==> job 8099 <==
## Benes_8p
module Benes_8p (input wire [2:0] mp0, mp1, mp2, mp3, mp4, mp5, mp6, mp7,
    input clk,
    output reg [19:0] state
);
    wire [2:0] nb0, nb1, nb2, nb3, nb4, nb5, nb6, nb7;
    wire [2:0]  mn0, mn1, mn2, mn3, mn4, mn5, mn6, mn7;
    MN_Serials m1(.mp0(mp0),
    .mp1(mp1),
    .mp2(mp2),
    .mp3(mp3),
    .mp4(mp4),
    .mp5(mp5),
    .mp6(mp6),
    .mp7(mp7),
    .mn0(mn0),
    .mn1(mn1),
    .mn2(mn2),
    .mn3(mn3),
    .mn4(mn4),
    .mn5(mn5),
    .mn6(mn6),
    .mn7(mn7)
    );
    NB_Series m2(.mp0(MP_1[0]),
    .mp1(MP_1[1]),
    .mp2(MP_1[2]),
    .mp3(MP_1[3]),
    .mp4(MP_1[4]),
    .mp5(MP_1[5]),
    .mp6(MP_1[6]),
    .mp7(MP_1[7]),
    .mn0(MN_1[0]),
    .mn1(MN_1[1]),
    .mn2(MN_1[2]),
    .mn3(MN_1[3]),
    .mn4(MN_1[4]),
    .mn5(MN_1[5]),
    .mn6(MN_1[6]),
    .mn7(MN_1[7]),
    .nb0(nb0),
    .nb1(nb1),
    .nb2(nb2),
    .nb3(nb3),
    .nb4(nb4),
    .nb5(nb5),
    .nb6(nb6),
    .nb7(nb7)
    );
    wire [2:0] mp [0:7];
    integer i, j, m;
    reg [2:0] MP_1 [0:7];
    reg [2:0] MN_1 [0:7];
    reg [2:0] MP_2 [0:7];
    reg [2:0] NB_2 [0:7];
    reg [3:0] CI_2;
    reg [2:0] MP_3 [0:7];
    reg [2:0] NB_3 [0:7];
    reg [3:0] CI_3;
    wire [2:0] P_NEXT_3_W;
    reg [2:0] P_NEXT_3;
    reg [3:0] COVER_TBL_3;
    assign P_NEXT_3_W = (NB_2[1] == 3'b000) ? 3'b010 : NB_2[1];
    wire [3:0] MASK_3_2, MASK_3;
    wire [1:0] MIN_PORT_3_W; 
    assign MASK_3_2 = 4'b0001;
    decoder2to4 d3(.in(P_NEXT_3_W[2:1]),
    .out(MASK_3)
    );
    Priority_4_Encoder p3(.in1(COVER_TBL_3),
    .value(MIN_PORT_3_W)
    );
    reg [2:0] MP_4 [0:7];
    reg [2:0] NB_4 [0:7];
    reg [3:0] CI_4;
    wire [2:0] P_NEXT_4_W, P_NEXT_4_W1;
    reg [2:0] P_NEXT_4;
    reg [3:0] COVER_TBL_4;
    assign P_NEXT_4_W = NB_3[{P_NEXT_3[2:1], ~P_NEXT_3[0]}];
    assign P_NEXT_4_W1 = (COVER_TBL_3[P_NEXT_4_W[2:1]] == 0) ? P_NEXT_4_W: {MIN_PORT_3_W,1'b0} ;
    wire [3:0] MASK_4;
    wire [1:0] MIN_PORT_4_W;
    decoder2to4 d4(.in(P_NEXT_4_W1[2:1]),
    .out(MASK_4)
    );
    Priority_4_Encoder p4(.in1(COVER_TBL_4),
    .value(MIN_PORT_4_W)
    );
    reg [2:0] P_NEXT_5;
    reg [3:0] CI_5;
    reg [2:0] MP_5 [0:7];
    wire [2:0] P_NEXT_5_W, P_NEXT_5_W1;
    assign P_NEXT_5_W = NB_4[{P_NEXT_4[2:1], ~P_NEXT_4[0]}];
  ...
clock: 1.5 ns
lec_check: 0
abc_area: 0
cap_margin: 30
core_margin: 10
core_utilization: 47
cts_cluster_diameter: 378
cts_cluster_size: 34
gpl_timing_driven: 1
hold_slack_margin: 0.06
max_routing_layer: met5
min_routing_layer: met1
place_density_lb_addon: 0.07
setup_slack_margin: 0.38
slew_margin: 20
tns_end_percent: 20
run.sh (not shown) runs the stock make flow with config.mk's settings and CLKGATE_MAP_FILE=.
==> inputs of job 5663, as changes to job 8099 <==
Settings changed: ABC_AREA 0 to not set, CAP_MARGIN 30 to 20, CORE_MARGIN 10 to 2, CORE_UTILIZATION 47 to 40, CTS_CLUSTER_DIAMETER 378 to not set, CTS_CLUSTER_SIZE 34 to not set, GPL_TIMING_DRIVEN 1 to not set, HOLD_SLACK_MARGIN 0.06 to not set, MAX_ROUTING_LAYER met5 to not set, MIN_ROUTING_LAYER met1 to not set, PLACE_DENSITY_LB_ADDON 0.07 to not set, SETUP_SLACK_MARGIN 0.38 to not set, TNS_END_PERCENT 20 to not set.
==> flow/constraint.sdc (replaced) <==
create_clock -name core_clock -period 2.5 [get_ports {clk}]
set_input_delay 0.5000 -clock core_clock [delete_from_list [all_inputs] [get_ports {clk}]]
set_output_delay 0.5000 -clock core_clock [all_outputs]
set_load 0.01 [all_outputs]
==> notes <==
- Of job 8099 and job 5663, job 8099 has the higher design area (gap about 17%, measured against job 5663).
- In job 8099 the first-iteration DRC count is higher than in job 5663, by 15%.
- Between job 8099 and job 5663, the lower utilization is in job 5663 (gap 18 points).
- Job 5663 ran to the end with no violations. Job 8099 finished but fails on setup timing.
- In job 8099 the total power is higher than in job 5663, by about 60%.
- Die area: job 8099 is larger than job 5663 (3.7%).
- In synthesized cell count, job 5663 and job 8099 do not differ.
- Between job 5663 and job 8099, the lower clock skew is in job 5663 (gap 0.036 ns).
- Of job 8099 and job 5663, job 8099 has the higher routed wire length (gap 13%, measured against job 5663).
- In job 8099 the worst setup slack is lower than in job 5663, by 0.59 ns.
- Critical path depth is the same in job 8099 and job 5663.

========
==> run a: inputs <==
Starting RTL as in the previous note.
make LEC_CHECK=0 ABC_AREA=0 CAP_MARGIN=20 CORE_MARGIN=2 CORE_UTILIZATION=71 CTS_CLUSTER_DIAMETER=27 CTS_CLUSTER_SIZE=34 MAX_ROUTING_LAYER=met4 PLACE_DENSITY_LB_ADDON=0.25 SETUP_SLACK_MARGIN=-0.09 SLEW_MARGIN=20 finish   # period 2.0 ns
==> run b: changes against run a <==
==> flow/config.mk (replaced) <==
export PLATFORM = sky130hd
export DESIGN_NAME = Benes_8p
export DESIGN_NICKNAME = Benes_8p
export VERILOG_FILES = /design/flow/design.v
export SDC_FILE = /design/flow/constraint.sdc
export NUM_CORES = 4
export LEC_CHECK = 0
export CAP_MARGIN = 5
export CORE_MARGIN = 2
export CORE_UTILIZATION = 40
export CTS_CLUSTER_DIAMETER = 105
export CTS_CLUSTER_SIZE = 12
export HOLD_SLACK_MARGIN = 0.08
export PLACE_DENSITY_LB_ADDON = 0.04
export SLEW_MARGIN = 25
==> flow/constraint.sdc (replaced) <==
create_clock -name core_clock -period 1.96 [get_ports {clk}]
set_input_delay 0.3920 -clock core_clock [delete_from_list [all_inputs] [get_ports {clk}]]
set_output_delay 0.3920 -clock core_clock [all_outputs]
set_load 0.01 [all_outputs]
==> comparison table <==
metric	run b	run a
Status	timing/DRC/antenna clean	complete, but fails checks
Reasons for failing layout checks	-	negative setup slack
Non-clock buffers, area share	9.306%	6.785%
Final setup TNS	0 ps	-283.8 ps
Hold-critical path endpoint	NB_3[6][2]	MP_1[0][0]
Cell count after placement	1547	1360
Via count of the first global-routing pass	8295	10054
Number of clock-tree buffers in the layout	27	53
Met2 GRT Util	33.37%	69.87%
Post-layout total power	15.76 mW	20.51 mW
Total routed wire length on the met1 layer	12420 um	12410 um
Number of setup violations in the final report	0	6
Required time of the critical path	2370 ps	2470 ps
Final Net Count	1273	1260
Total power per unit cell area	1189 nW/um^2	1479 nW/um^2
Group with the largest share of power	sequential cells	the clock network
Clk pin slew, worst setup/hold paths	70 ps	60 ps

========
==> onyx: inputs <==
Benes_8p again, from the RTL that the note above started with.
clock: 1.17 ns
lec_check: 0
abc_area: 0
cap_margin: 20
core_aspect_ratio: 0.51
core_margin: 2
core_utilization: 72
cts_cluster_diameter: 164
cts_cluster_size: 46
max_routing_layer: met4
place_density_lb_addon: 0.19
setup_slack_margin: 0.34
slew_margin: 20
==> zinc (differences from onyx) <==
- ABC_AREA: 0 -> default
- CORE_ASPECT_RATIO: 0.51 -> default
- CORE_UTILIZATION: 72 -> 60
- CTS_CLUSTER_DIAMETER: 164 -> default
- CTS_CLUSTER_SIZE: 46 -> default
- MAX_ROUTING_LAYER: met4 -> default
- PLACE_DENSITY_LB_ADDON: 0.19 -> default
- SETUP_SLACK_MARGIN: 0.34 -> 0.15
==> flow/constraint.sdc (replaced) <==
create_clock -name core_clock -period 0.727 [get_ports {clk}]
set_input_delay 0.1454 -clock core_clock [delete_from_list [all_inputs] [get_ports {clk}]]
set_output_delay 0.1454 -clock core_clock [all_outputs]
set_load 0.01 [all_outputs]
==> results <==
Between onyx and zinc, the lower die size is in onyx (gap about 16%, measured against zinc).
Synthesized cell count is the same in zinc and onyx.
Area after synthesis is the same in onyx and zinc.
zinc died in global routing, error DPL-0038. onyx never finished: it broke off in clock tree synthesis.

========
==> inputs of build 81 <==
Starting RTL as in the previous note.
Design Benes_8p, start of the top module:
module Benes_8p (input wire [2:0] mp0, mp1, mp2, mp3, mp4, mp5, mp6, mp7,
    input clk,
    output reg [19:0] state
);
Settings: LEC_CHECK=0, CAP_MARGIN=20, CORE_MARGIN=2, CORE_UTILIZATION=72, CTS_CLUSTER_DIAMETER=28, CTS_CLUSTER_SIZE=31, PLACE_DENSITY=0.37, SETUP_SLACK_MARGIN=0.51, SLEW_MARGIN=20; clock period 2.11 ns.
==> inputs of trial 61, as changes to build 81 <==
- CORE_ASPECT_RATIO: default -> 1.43
- CORE_UTILIZATION: 72 -> 68
- CTS_CLUSTER_DIAMETER: 28 -> default
- CTS_CLUSTER_SIZE: 31 -> default
- PLACE_DENSITY: 0.37 -> default
- SETUP_SLACK_MARGIN: 0.51 -> 0.15
- TNS_END_PERCENT: default -> 10
==> flow/constraint.sdc (replaced) <==
create_clock -name core_clock -period 0.727 [get_ports {clk}]
set_input_delay 0.1454 -clock core_clock [delete_from_list [all_inputs] [get_ports {clk}]]
set_output_delay 0.1454 -clock core_clock [all_outputs]
set_load 0.01 [all_outputs]
==> inputs of trial 85, as changes to build 81 <==
- CORE_UTILIZATION: 72 -> 58
- CTS_CLUSTER_DIAMETER: 28 -> default
- CTS_CLUSTER_SIZE: 31 -> default
- PLACE_DENSITY: 0.37 -> default
- SETUP_SLACK_MARGIN: 0.51 -> default
==> flow/constraint.sdc (replaced) <==
create_clock -name core_clock -period 1.32 [get_ports {clk}]
set_input_delay 0.2640 -clock core_clock [delete_from_list [all_inputs] [get_ports {clk}]]
set_output_delay 0.2640 -clock core_clock [all_outputs]
set_load 0.01 [all_outputs]
==> inputs of trial 96, as changes to build 81 <==
- CELL_PAD_IN_SITES_DETAIL_PLACEMENT: default -> 1
- CORE_UTILIZATION: 72 -> 46
- CTS_CLUSTER_DIAMETER: 28 -> 50
- CTS_CLUSTER_SIZE: 31 -> 15
- GPL_ROUTABILITY_DRIVEN: default -> 1
- GPL_TIMING_DRIVEN: default -> 1
- MAX_ROUTING_LAYER: default -> met4
- PLACE_DENSITY: 0.37 -> default
- SETUP_SLACK_MARGIN: 0.51 -> default
- TNS_END_PERCENT: default -> 60
==> flow/constraint.sdc (replaced) <==
create_clock -name core_clock -period 1.58 [get_ports {clk}]
set_input_delay 0.3160 -clock core_clock [delete_from_list [all_inputs] [get_ports {clk}]]
set_output_delay 0.3160 -clock core_clock [all_outputs]
set_load 0.01 [all_outputs]
==> comparison table <==
| quantity | trial 96 | build 81 | trial 61 | trial 85 |
|---|---|---|---|---|
| Outcome | complete, but fails checks | did not finish | did not finish | complete, but fails checks |
| Stage where the flow stopped | - | global routing (5_1_grt) | clock tree synthesis (4_1_cts) | - |
| Violated checks | negative setup slack | - | - | negative setup slack |
| Detailed-route wire length per cell | 24.3 um | - | - | 20.8 um |
| Highest ir drop seen on vdd | 0.000939 V | - | - | 0.00111 V |
| Slack of the worst reg-to-reg path | -0.64 ns | - | - | -0.71 ns |
| Maximum fanout count along the critical path | 3 | - | - | 6 |
| Final estimated routing congestion in global placement | 0.913 | 0.967 | 1.01 | 0.922 |
| Number of buffers inserted during clock tree synthesis | 30 | 43 | - | 27 |
| Signal buffers share of area | 15.1% | - | - | 17.3% |
| Final setup viols | 21 | - | - | 48 |
| Non-Clock Inverter Count | 50 | - | - | 50 |
| Proportion of power drawn by the clock network | 30.7% | - | - | 27.8% |
| FP Core Util | 47.0% | 73.1% | 69.7% | 59.0% |
| Switching share of power | 33.5% | - | - | 31.9% |
| Clk Tree Root Cell | sky130_fd_sc_hd__clkbuf_16 | sky130_fd_sc_hd__clkbuf_16 | - | sky130_fd_sc_hd__clkbuf_16 |
| DR top layer | met4 | - | - | met4 |
| Group drawing the most power | registers | - | - | registers |
| Detailed route wirelength on metal3 | 2090 um | - | - | 2210 um |
| Element type at the critical path start | flip-flop | - | - | flip-flop |
| Fmax | 0.450 GHz | - | - | 0.493 GHz |
| Share of the core filled with cells | 64.9% | - | - | 84.0% |
| Setup crit end kind | flip-flop | - | - | flip-flop |
| Sequential share of power | 39.7% | - | - | 40.9% |
| Vias post-DR | 10400 | - | - | 10200 |
Power is estimated from default activity; no workload was simulated.
